==> run a: inputs <==
Design Circle_Area_Calculator, start of the top module:
module Circle_Area_Calculator(clk, rst, radius, area);
  input wire clk, rst;
  input wire [31:0] radius;
  output reg [31:0] area;
  wire [31:0] Square_radius, Result;
  parameter Pi = 32'b01000000010010010000111111010000;
  FloatMultiplier_rounding FM0(.Multiplicand(radius), .Multiplier(radius), .Result(Square_radius));
  FloatMultiplier_rounding FM1(.Multiplicand(Square_radius), .Multiplier(Pi), .Result(Result));
  always @(posedge clk) begin
	if(rst) begin
		area[31:0] <= 1'b0;
	end else begin
		area[31:0] <= Result[31:0];
	end
  end
endmodule
==> flow/config.mk <==
export PLATFORM = sky130hd
export DESIGN_NAME = Circle_Area_Calculator
export DESIGN_NICKNAME = Circle_Area_Calculator
export VERILOG_FILES = /design/flow/design.v
export SDC_FILE = /design/flow/constraint.sdc
export NUM_CORES = 4
export LEC_CHECK = 0
export CAP_MARGIN = 20
export CORE_MARGIN = 2
export CORE_UTILIZATION = 40
export HOLD_SLACK_MARGIN = -0.03
export MAX_ROUTING_LAYER = met4
export MIN_ROUTING_LAYER = met2
export SLEW_MARGIN = 20
==> flow/constraint.sdc <==
create_clock -name core_clock -period 18.3 [get_ports {clk}]
set_input_delay 3.6600 -clock core_clock [delete_from_list [all_inputs] [get_ports {clk}]]
set_output_delay 3.6600 -clock core_clock [all_outputs]
set_load 0.01 [all_outputs]
run.sh (not shown) runs the stock make flow with config.mk's settings and CLKGATE_MAP_FILE=.
==> run b (differences from run a) <==
- CELL_PAD_IN_SITES_DETAIL_PLACEMENT: unset -> 2
- CORE_ASPECT_RATIO: unset -> 1.71
- CTS_CLUSTER_SIZE: unset -> 94
- GPL_TIMING_DRIVEN: unset -> 0
- HOLD_SLACK_MARGIN: -0.03 -> unset
- SETUP_SLACK_MARGIN: unset -> 2.1
==> run c (differences from run a) <==
- CORE_UTILIZATION: 40 -> 59
- HOLD_SLACK_MARGIN: -0.03 -> unset
- MAX_ROUTING_LAYER: met4 -> unset
- MIN_ROUTING_LAYER: met2 -> unset
==> flow/constraint.sdc (replaced) <==
create_clock -name core_clock -period 29.0 [get_ports {clk}]
set_input_delay 5.8000 -clock core_clock [delete_from_list [all_inputs] [get_ports {clk}]]
set_output_delay 5.8000 -clock core_clock [all_outputs]
set_load 0.01 [all_outputs]
==> results <==
| metric | run b | run a | run c |
|---|---|---|---|
| Endpoint, Worst Hold | - | area[1]$_SDFF_PP0_ | area[30]$_SDFF_PP0_ |
| Multi-input gate area | - | 31350 um2 | 30660 um2 |
| Origin of the worst min-delay path | - | rst | rst |
| Routed via count | - | 51.05k | 31.83k |
| Non-clock buffers | - | 1805 | 716 |
| Num tapcells | - | 1060 | 696 |
| Tally of clock buffers in the finished layout | - | 6 | 5 |
| Crit start category | - | input port | input port |
| Detailed-route vias per instance | - | 7.213 | 5.660 |
| Layout multi-input combinational cell count | - | 3820 | 3820 |
| Worst setup slack after layout | - | -7.126 ns | 0.9710 ns |
| Post-DP HPWL | 141.5 mm | 91.22 mm | 77.27 mm |
| Routed length per placed instance | - | 16.02 um | 16.06 um |
| Wire length after detailed routing | - | 113.4 mm | 90.31 mm |
| Run status | aborted with a tool error | complete, but fails checks | finished clean |
| Stage where the flow stopped | global routing | - | - |
| Reasons for failing layout checks | - | setup timing | - |

========
==> wip/fjord: inputs <==
Circle_Area_Calculator again, from the RTL that the note above started with.
Settings: LEC_CHECK=0, ABC_AREA=1, CAP_MARGIN=20, CORE_MARGIN=2, CORE_UTILIZATION=72, CTS_CLUSTER_DIAMETER=341, CTS_CLUSTER_SIZE=28, HOLD_SLACK_MARGIN=-0.09, MAX_ROUTING_LAYER=met4, SETUP_SLACK_MARGIN=3.17, SLEW_MARGIN=20; clock period 27.6 ns.
==> wip/maple: changes against wip/fjord <==
Settings changed: CTS_CLUSTER_DIAMETER 341 to 353, CTS_CLUSTER_SIZE 28 to 15, HOLD_SLACK_MARGIN -0.09 to not set, SETUP_SLACK_MARGIN 3.17 to not set.
==> comparison table <==
| quantity | wip/fjord | wip/maple |
|---|---|---|
| Count of warnings emitted by yosys | 2 | 2 |
| GPL Wtd Cong | 0.959 | 0.952 |
| Most common cell in the synthesized netlist | sky130_fd_sc_hd__inv_1 | sky130_fd_sc_hd__inv_1 |
| Number of resized instances in the post-cts repair step | 297 | 2 |
| Cell area after synthesis | 0.0324 mm2 | 0.0324 mm2 |
| Post-CTS setup buffer count | 202 | 0 |
| Run status | stopped before the end | timing/DRC/antenna clean |
| Stage where the flow stopped | global routing | - |
| DP Worst Slack | -156 ps | -257 ps |
| Initial Utilization | 0.732 | 0.732 |
| Die area | 0.0468 mm2 | 0.0468 mm2 |
| Placed Instances | 5,651 | 5,892 |
| Core Rows | 77 | 77 |
| Height of the chip | 216 um | 216 um |
| Mux contribution to synthesized area | 0 | 0 |
| Placed wire-length estimate after detailed placement | 70,200 um | 72,300 um |
| Placed inst area | 0.0342 mm2 | 0.0355 mm2 |
| Cell taking the most area after synthesis | sky130_fd_sc_hd__ha_1 | sky130_fd_sc_hd__ha_1 |

========
==> trial 61: inputs <==
Starting RTL as in the previous note.
==> flow/config.mk <==
export PLATFORM = sky130hd
export DESIGN_NAME = Circle_Area_Calculator
export DESIGN_NICKNAME = Circle_Area_Calculator
export VERILOG_FILES = /design/flow/design.v
export SDC_FILE = /design/flow/constraint.sdc
export NUM_CORES = 4
export LEC_CHECK = 0
export ABC_AREA = 1
export CAP_MARGIN = 20
export CORE_ASPECT_RATIO = 0.92
export CORE_MARGIN = 2
export CORE_UTILIZATION = 72
export CTS_CLUSTER_DIAMETER = 197
export CTS_CLUSTER_SIZE = 98
export PLACE_DENSITY = 0.39
export SLEW_MARGIN = 20
export TNS_END_PERCENT = 20
==> flow/constraint.sdc <==
create_clock -name core_clock -period 32.0 [get_ports {clk}]
set_input_delay 6.4000 -clock core_clock [delete_from_list [all_inputs] [get_ports {clk}]]
set_output_delay 6.4000 -clock core_clock [all_outputs]
set_load 0.01 [all_outputs]
==> trial 60 (differences from trial 61) <==
CAP_MARGIN = 5   (was 20)
CTS_CLUSTER_DIAMETER = 140   (was 197)
CTS_CLUSTER_SIZE = not set   (was 98)
PLACE_DENSITY = not set   (was 0.39)
SETUP_SLACK_MARGIN = 1.43   (was not set)
TNS_END_PERCENT = not set   (was 20)
==> flow/constraint.sdc (replaced) <==
create_clock -name core_clock -period 16.2 [get_ports {clk}]
set_input_delay 3.2400 -clock core_clock [delete_from_list [all_inputs] [get_ports {clk}]]
set_output_delay 3.2400 -clock core_clock [all_outputs]
set_load 0.01 [all_outputs]
==> impl_metrics.py <==
# Physical implementation metrics
metrics = {
    "place": {
        "dpl-instance-area_mm2": 0.0336,
    },
    "worst_setup_path": {
        "arrival_ns": 30.20,
        "cpMostUsedCell": "nand2_1",
    },
    "route": {
        "drc_errors": 0,
        "antenna-diode-count": 1,
    },
    "global_route": {
        "grt_pass1_wl_mm": 132,
        "overflow": 0,
        "met3_usage_pct": 4.61,
        "grtUsageTotal_pct": 33.5,
        "grt_max_degree": 35,
        "met2_usage_pct": 55.5,
    },
    "sta": {
        "fmax_mhz": 33.2,
    },
    "run": {
        "drv_cap": 0,
    },
    "min_path": {
        "hold_path_class": "in -> reg",
    },
    "clock_tree": {
        "cts_buffers": 5,
        "root_buffer": "clkbuf_16",
    },
    "outcome": {
        "status": "timing/DRC/antenna clean",
    },
    "cells_and_area": {
        "flops": 31,
        "seq_share_pct": 1.83,
    },
}
the above is filed under trial 61

==> impl_metrics.py <==
# Metrics from the implementation run
metrics = {
    "outcome": {
        "stop_stage": "detailed placement",
        "status": "stopped before the end",
        "stop_error": "[ERROR DPL-0038] Utilization greater than 100%, impossible to legalize",
    },
    "synth": {
        "ys_sh_xor_pct": 16.1,
        "synth_top_area_share_pct": 24.3,
        "adder_share_pct": 30.7,
        "yosysMostFrequentCell": "inv_1",
        "synth-edff-count": 0,
    },
    "place": {
        "io_buffers": 62,
    },
}
the above is filed under trial 60


========
==> 12-24 <==
Circle_Area_Calculator again, from the RTL that the note above started with.
Settings: LEC_CHECK=0, ABC_AREA=0, CAP_MARGIN=30, CELL_PAD_IN_SITES_DETAIL_PLACEMENT=1, CELL_PAD_IN_SITES_GLOBAL_PLACEMENT=2, CORE_ASPECT_RATIO=0.79, CORE_MARGIN=2, CORE_UTILIZATION=27, CTS_CLUSTER_DIAMETER=74, CTS_CLUSTER_SIZE=14, GPL_TIMING_DRIVEN=0, HOLD_SLACK_MARGIN=0.07, PLACE_DENSITY_LB_ADDON=0.11, SETUP_SLACK_MARGIN=-0.45, SLEW_MARGIN=15; clock period 38.0 ns.
==> inputs of 10-21, as changes to 12-24 <==
ABC_AREA = default   (was 0)
CAP_MARGIN = 20   (was 30)
CELL_PAD_IN_SITES_DETAIL_PLACEMENT = default   (was 1)
CELL_PAD_IN_SITES_GLOBAL_PLACEMENT = default   (was 2)
CORE_UTILIZATION = 63   (was 27)
CTS_CLUSTER_DIAMETER = default   (was 74)
CTS_CLUSTER_SIZE = default   (was 14)
GPL_TIMING_DRIVEN = 1   (was 0)
HOLD_SLACK_MARGIN = default   (was 0.07)
MIN_ROUTING_LAYER = met1   (was default)
PLACE_DENSITY_LB_ADDON = 0.08   (was 0.11)
SETUP_SLACK_MARGIN = default   (was -0.45)
==> flow/constraint.sdc (replaced) <==
create_clock -name core_clock -period 48.3 [get_ports {clk}]
set_input_delay 9.6600 -clock core_clock [delete_from_list [all_inputs] [get_ports {clk}]]
set_output_delay 9.6600 -clock core_clock [all_outputs]
set_load 0.01 [all_outputs]
==> inputs of 08-07, as changes to 12-24 <==
ABC_AREA = 1   (was 0)
CAP_MARGIN = 20   (was 30)
CELL_PAD_IN_SITES_DETAIL_PLACEMENT = default   (was 1)
CELL_PAD_IN_SITES_GLOBAL_PLACEMENT = default   (was 2)
CORE_ASPECT_RATIO = default   (was 0.79)
CORE_UTILIZATION = 68   (was 27)
CTS_CLUSTER_DIAMETER = default   (was 74)
CTS_CLUSTER_SIZE = default   (was 14)
GPL_TIMING_DRIVEN = default   (was 0)
HOLD_SLACK_MARGIN = default   (was 0.07)
MAX_ROUTING_LAYER = met4   (was default)
PLACE_DENSITY_LB_ADDON = default   (was 0.11)
SETUP_SLACK_MARGIN = default   (was -0.45)
SLEW_MARGIN = 20   (was 15)
==> flow/constraint.sdc (replaced) <==
create_clock -name core_clock -period 24.5 [get_ports {clk}]
set_input_delay 4.9000 -clock core_clock [delete_from_list [all_inputs] [get_ports {clk}]]
set_output_delay 4.9000 -clock core_clock [all_outputs]
set_load 0.01 [all_outputs]
==> inputs of 07-16, as changes to 12-24 <==
CAP_MARGIN = 20   (was 30)
CELL_PAD_IN_SITES_DETAIL_PLACEMENT = default   (was 1)
CELL_PAD_IN_SITES_GLOBAL_PLACEMENT = default   (was 2)
CORE_ASPECT_RATIO = default   (was 0.79)
CORE_UTILIZATION = 51   (was 27)
CTS_CLUSTER_DIAMETER = 280   (was 74)
CTS_CLUSTER_SIZE = default   (was 14)
HOLD_SLACK_MARGIN = default   (was 0.07)
MAX_ROUTING_LAYER = met4   (was default)
PLACE_DENSITY_LB_ADDON = default   (was 0.11)
SETUP_SLACK_MARGIN = 5.0   (was -0.45)
==> flow/constraint.sdc (replaced) <==
create_clock -name core_clock -period 32.4 [get_ports {clk}]
set_input_delay 6.4800 -clock core_clock [delete_from_list [all_inputs] [get_ports {clk}]]
set_output_delay 6.4800 -clock core_clock [all_outputs]
set_load 0.01 [all_outputs]
==> results.txt <==
Synthesis and place-and-route results.

- TritonCTS built the clock tree.
- The hold-critical path depth is 3.
- The run finished with no timing, DRC or antenna violations.
- The initial core utilization is 27.3%.
the above is filed under 12-24

==> results.txt <==
Synthesis and place-and-route results.

- The run finished with no timing, DRC or antenna violations.
- The initial core utilization is 51.3%.
- In this run, post-CTS repair resized a total of 276 instances.
- The report gives the cell count of the worst hold path as 3.
the above is filed under 07-16

==> results.txt <==
Synthesis and place-and-route results.

- The run finished with no timing, DRC or antenna violations.
- TritonCTS built the clock tree.
- The area share of buffers outside the clock network is 2.51%.
- Counting instances, the worst hold path has a depth of 3.
- The initial core utilization is 64.0%.
- The proportion of netlist area held by the largest area contributor is 24.4%.
the above is filed under 10-21

==> results.txt <==
Implementation numbers.

- The run stopped with a tool error.
- The failing step is global routing.
- The tool reported: "[ERROR GRT-0232] Routing congestion too high. Check the congestion heatmap in the GUI".
- The overall die area is 49500 sq um.
- The initial core utilization is 68.3%.
the above is filed under 08-07

